Design pp_buffer_wrapper, start of the top module:
module pp_buffer_wrapper #(
    parameter BRAM0_DEPTH = 32,
    parameter BRAM0_DW = 64,
    parameter BRAM1_DEPTH = 32,
    parameter BRAM1_DW = 64,
    parameter BURST_LEN_WIDTH = 8,
    parameter NUM_BURST_WIDTH = 8,
    parameter DDR_ADDR_WIDTH = 29,
    parameter DDR_DW = 64,
    parameter BRAM0_ADDR_WIDTH = $clog2(BRAM0_DEPTH),
    parameter BRAM1_ADDR_WIDTH = $clog2(BRAM1_DEPTH)
)
(
    input clk,
    input rst_n,
    input rd_start,
    input [BURST_LEN_WIDTH - 1 : 0] rd_burst_len,
    input [NUM_BURST_WIDTH - 1 : 0] rd_num_burst,
    input [DDR_ADDR_WIDTH - 1 : 0] rd_start_addr,    
    output rd_ready,
    output rd_done,
    input [BRAM0_ADDR_WIDTH - 1 : 0] rd_start_bram_addr,
    input bram0_r_en,
    input bram1_r_en,
    output [BRAM0_DW - 1 : 0] bram0_rdata,
    output [BRAM1_DW - 1 : 0] bram1_rdata,
    input [BRAM0_ADDR_WIDTH - 1 : 0] bram0_r_addr,
    input [BRAM1_ADDR_WIDTH - 1 : 0] bram1_r_addr,
    output [3: 0] m_axi_arid,
    output [DDR_ADDR_WIDTH - 1 : 0] m_axi_araddr,
    output [BURST_LEN_WIDTH - 1 : 0] m_axi_arlen,
    output [2 : 0] m_axi_arsize,
    output [1 : 0] m_axi_arburst,
    output         m_axi_arlock,
    output [3 : 0] m_axi_arcache,
    output [2 : 0] m_axi_arprot,
    output [3 : 0] m_axi_arqos,
    output         m_axi_arvalid,
    input          m_axi_arready,
    output m_axi_rready,
    input m_axi_rlast,
    input m_axi_rvalid,
    input [1 : 0] m_axi_rresp,
    input [3 : 0] m_axi_rid,
    input [DDR_DW - 1 : 0] m_axi_rdata
);
Size in the first run: ~7100 cells after synthesis, ~4300 flip-flops, roughly 330 I/O pins.
clock: 4.01 ns
lec_check: 0
abc_area: 0
cap_margin: 20
cell_pad_in_sites_global_placement: 0
core_aspect_ratio: 1.5
core_margin: 2
core_utilization: 22
gpl_routability_driven: 0
place_density_lb_addon: 0.0
slew_margin: 5
tns_end_percent: 15
run.sh (not shown) runs the stock make flow with config.mk's settings and CLKGATE_MAP_FILE=.
Edit:
Settings changed: ABC_AREA 0 to default, CELL_PAD_IN_SITES_GLOBAL_PLACEMENT 0 to default, CORE_ASPECT_RATIO 1.5 to default, CORE_UTILIZATION 22 to 72, CTS_CLUSTER_DIAMETER from default to 96, CTS_CLUSTER_SIZE from default to 14, GPL_ROUTABILITY_DRIVEN 0 to default, PLACE_DENSITY_LB_ADDON 0.0 to default, SETUP_SLACK_MARGIN from default to -0.18, SLEW_MARGIN 5 to 20, TNS_END_PERCENT 15 to default.
Clock period 4.01 ns to 1.88 ns, I/O delays scaled along.
Outcome: This time the run finished with setup timing left. Global-route usage climbs by 28 points. Register-to-register slack got worse by 1.4 ns. First-iteration DRC count increases to 2.8 times its value. Worst hold slack gets worse by 0.21 ns. Wire length drops by 19%. Utilization is higher by 59 points. Synthesized area is unchanged. Die size drops by 69%. Sequential power climbs by 110%.
Edit:
Settings changed: CTS_CLUSTER_DIAMETER 96 to default, CTS_CLUSTER_SIZE 14 to default, SETUP_SLACK_MARGIN -0.18 to -0.19.
After rerunning:
- The changed run finished but failed the layout checks on setup timing
- total power climbs by 10%
- wire length climbs by about 11%
- via count goes up by 5.7%
- non-clock buffer count rose by 1
- worst hold slack got worse by 0.0073 ns

* * *

Starting RTL as in the previous note.
Settings: LEC_CHECK=0, CAP_MARGIN=15, CORE_ASPECT_RATIO=1.68, CORE_MARGIN=2, CORE_UTILIZATION=67, CTS_CLUSTER_DIAMETER=189, GPL_ROUTABILITY_DRIVEN=0, MAX_ROUTING_LAYER=met5, PLACE_DENSITY_LB_ADDON=0.25, SETUP_SLACK_MARGIN=1.66, SLEW_MARGIN=20; clock period 5.86 ns.
The starting point ran to the end with no violations.
Then changed:
- CAP_MARGIN: 15 -> 20
- CORE_ASPECT_RATIO: 1.68 -> unset
- CORE_UTILIZATION: 67 -> 57
- CTS_CLUSTER_DIAMETER: 189 -> unset
- GPL_ROUTABILITY_DRIVEN: 0 -> unset
- MAX_ROUTING_LAYER: met5 -> unset
- PLACE_DENSITY_LB_ADDON: 0.25 -> unset
- SETUP_SLACK_MARGIN: 1.66 -> 0.59
- clock period: 5.86 -> 2.33 ns (I/O delays scaled with it)
Outcome: This time the run reached the layout checks and failed them: negative setup slack. Cell area rose by 9.3%. Wire length rose by 3.9%. Worst setup slack got worse by 2200 ps. Via count rose by 2.2%. Sequential power rose by 150%. Count of clock-buffer cells in the layout rose by 71.
Then changed:
- CORE_UTILIZATION: 57 -> 72
- CTS_CLUSTER_SIZE: unset -> 14
- SETUP_SLACK_MARGIN: 0.59 -> unset
- clock period: 2.33 -> 2.02 ns (I/O delays scaled with it)
- The changed run produced a layout that fails on negative setup slack
- routed wire length grows by about a fifth
- setup slack loses 280 ps
- sequential cell count does not change
- via count went up by roughly a tenth
- total power rose by about a fifth
- cell area shrinks by a few percent
- register-to-register slack is worse by 280 ps
- fmax climbs slightly
- cell count came out lower by a little under a tenth
- area after synthesis is unchanged
- worst hold slack loses 29 ps
Then changed:
- CORE_UTILIZATION: 72 -> 62
- CTS_CLUSTER_SIZE: 14 -> unset
- PLACE_DENSITY: unset -> 0.6
- clock period: 2.02 -> 2.08 ns (I/O delays scaled with it)
The new run ran to the end with violations: negative setup slack.
Sequential share of layout area went down by 0.63 points.
Power shrinks by 3.8%.
Worst hold slack gains 12 ps.
Sequential power decreases by about 4%.
Power is estimated from default activity; no workload was simulated.
